## run 1
// sd_card_top
module sd_card_top
#(
	parameter  SPI_LOW_SPEED_DIV = 248,          
	parameter  SPI_HIGH_SPEED_DIV = 0            
)
(
	input            clk,
	input            rst,
	output           SD_nCS,                     
	output           SD_DCLK,                    
	output           SD_MOSI,                    
	input            SD_MISO,                    
	output           sd_init_done,               
	input            sd_sec_read,                
	input[31:0]      sd_sec_read_addr,           
	output[7:0]      sd_sec_read_data,           
	output           sd_sec_read_data_valid,     
	output           sd_sec_read_end,            
	input            sd_sec_write,               
	input[31:0]      sd_sec_write_addr,          
	input[7:0]       sd_sec_write_data,          
	output           sd_sec_write_data_req,      
	output           sd_sec_write_end            
);
For scale: about 1000 cells after synthesis, roughly 200 flip-flops, about 9700 um2 of cells after synthesis.
clock: 6.01 ns
lec_check: 0
abc_area: 0
cap_margin: 20
cell_pad_in_sites_detail_placement: 2
cell_pad_in_sites_global_placement: 2
core_margin: 4
core_utilization: 57
cts_cluster_size: 71
gpl_routability_driven: 0
max_routing_layer: met5
min_routing_layer: met2
setup_slack_margin: 1.52
slew_margin: 20
tns_end_percent: 20
run.sh (not shown) runs the stock make flow with config.mk's settings and CLKGATE_MAP_FILE=.
Run 1: it failed during 3_1_place_gp_skip_io, and the tool reported GPL-0301.
Modified inputs, run 2 compared to run 1
Settings: CTS_CLUSTER_DIAMETER newly set to 205; MIN_ROUTING_LAYER removed (was met2); CORE_UTILIZATION changed from 57 to 70; GPL_ROUTABILITY_DRIVEN removed (was 0); TNS_END_PERCENT removed (was 20); CTS_CLUSTER_SIZE changed from 71 to 15; SETUP_SLACK_MARGIN changed from 1.52 to 0.3; CELL_PAD_IN_SITES_GLOBAL_PLACEMENT removed (was 2); MAX_ROUTING_LAYER removed (was met5); CELL_PAD_IN_SITES_DETAIL_PLACEMENT removed (was 2); CORE_MARGIN changed from 4 to 2; the clock period (ns, I/O delays scaled along) changed from 6.01 to 2.24.
==> comparison <==
[flow] run 2 | stages: complete | final checks: fail | reason: setup timing
Count of flip-flops with a built-in enable after synthesis came out exactly the same in run 2 and run 1.
Comparing run 2 against run 1, there is no change at all in post-synth area from yosys stat.
Run 1 -> run 2: area fraction in compound gates after synthesis flat
Taking run 1 as the reference point, the starting density of the core of run 2 rises by 14 points.
Die span in x went down by more than 10% going from run 1 to run 2.
Relative to run 1, the die height measured on run 2 has decreased by more than 10%.
Diff run 1 -> run 2: die area shows a reduction of about 23%; cell area after synthesis shows no meaningful change.
#### Input delta (run 3 over run 2)
Settings: ABC_AREA: 0 -> unset; SETUP_SLACK_MARGIN: 0.3 -> unset; CTS_CLUSTER_SIZE: 15 -> unset; CTS_CLUSTER_DIAMETER: 205 -> unset; CORE_UTILIZATION: 70 -> 16; the clock period (ns, I/O delays scaled along): 2.24 -> 5.65.
--- outcome ---
- The final layout from run 3, which completed every stage, passed the timing, DRC and antenna checks at the end of the flow.
- Summary of run 3 over run 2: count of clock-buffer cells in the layout saw an increase, summed negative setup slack over all endpoints now larger, number of placement rows increased by about 110% relative to the old numbers, area after synthesis essentially unchanged.
- Cmp run 3 vs run 2: core utilization lower in run 3
- Compared with run 2, in run 3 wire length on met1 picked up an extra 6.8%; buffers inserted during post-CTS setup optimization lost 14; total number of sequential cells neither gained nor lost much; cell internal power dissipation lost 2.8 mW.
- Area growth from synthesis to final layout delta for run 3 relative to run 2: 3.8 points lower
- A capturing element of the worst setup path of sd_card_cmd_m0.byte_cnt[4] is what run 3 shows, while sd_card_cmd_m0.state[10] belongs to run 2.
- Cmp run 3 vs run 2: post-route fraction of the period consumed by the critical path lower in run 3
--- input diff run 3..run 4 ---
Settings: SETUP_SLACK_MARGIN: unset -> 0.38; CORE_UTILIZATION: 16 -> 40; the clock period (ns, I/O delays scaled along): 5.65 -> 3.58.
[summary]
Of run 4 and run 3, the lower setup slack belongs to run 4.
Between run 4 and run 3, global placer's final weighted congestion is lower for run 3, run 4 comes in above that.
Against run 3, run 4 reports a number of vias in the routed layout that is lower.
Compared with run 3, internal power of the cells in run 4 increased by more than half.
Run 3 reports its slowest library cell on the worst path as sky130_fd_sc_hd__nor3b_1 while run 4 reports sky130_fd_sc_hd__ha_1.
The lower number of global-route vias before repair came out of run 4.
From run 3 to run 4 the numbers moved as follows: total number of nets in the final design went up by 11; post-synthesis mux area share comparable; total power consumption of the routed design now sits higher; maximum clock skew at final layout flat.
Summary of run 4 over run 3: number of placed cells counting well taps went down by 24%; total routing resource utilization after global routing saw an increase.
For run 5, these inputs were changed with respect to run 4:
Settings: ABC_AREA: unset -> 1; CORE_MARGIN: 2 -> 5; SETUP_SLACK_MARGIN: 0.38 -> unset; GPL_TIMING_DRIVEN: unset -> 0; the clock period (ns, I/O delays scaled along): 3.58 -> 5.0.
Notes after the runs:
- When the final numbers for run 5 and run 4 were put side by side, the flop share of the area turned out to be smaller in run 5.
- Run 5 vs. run 4: global-route usage went down 0.73 points, first-pass detailed-route iteration total held, cell internal power dissipation went down 1.4 mW, chip area went up 9.6%.
- In run 5 relative to run 4, wire length of the first global-routing pass had gone up by a little under 10%.
- Measured against each other, run 5 and run 4 differ in worst hold slack, the higher figure coming from run 4.
- Compared run 5 vs run 4, and setup slack is up in run 5.
Power and IR drop assume default switching activity.
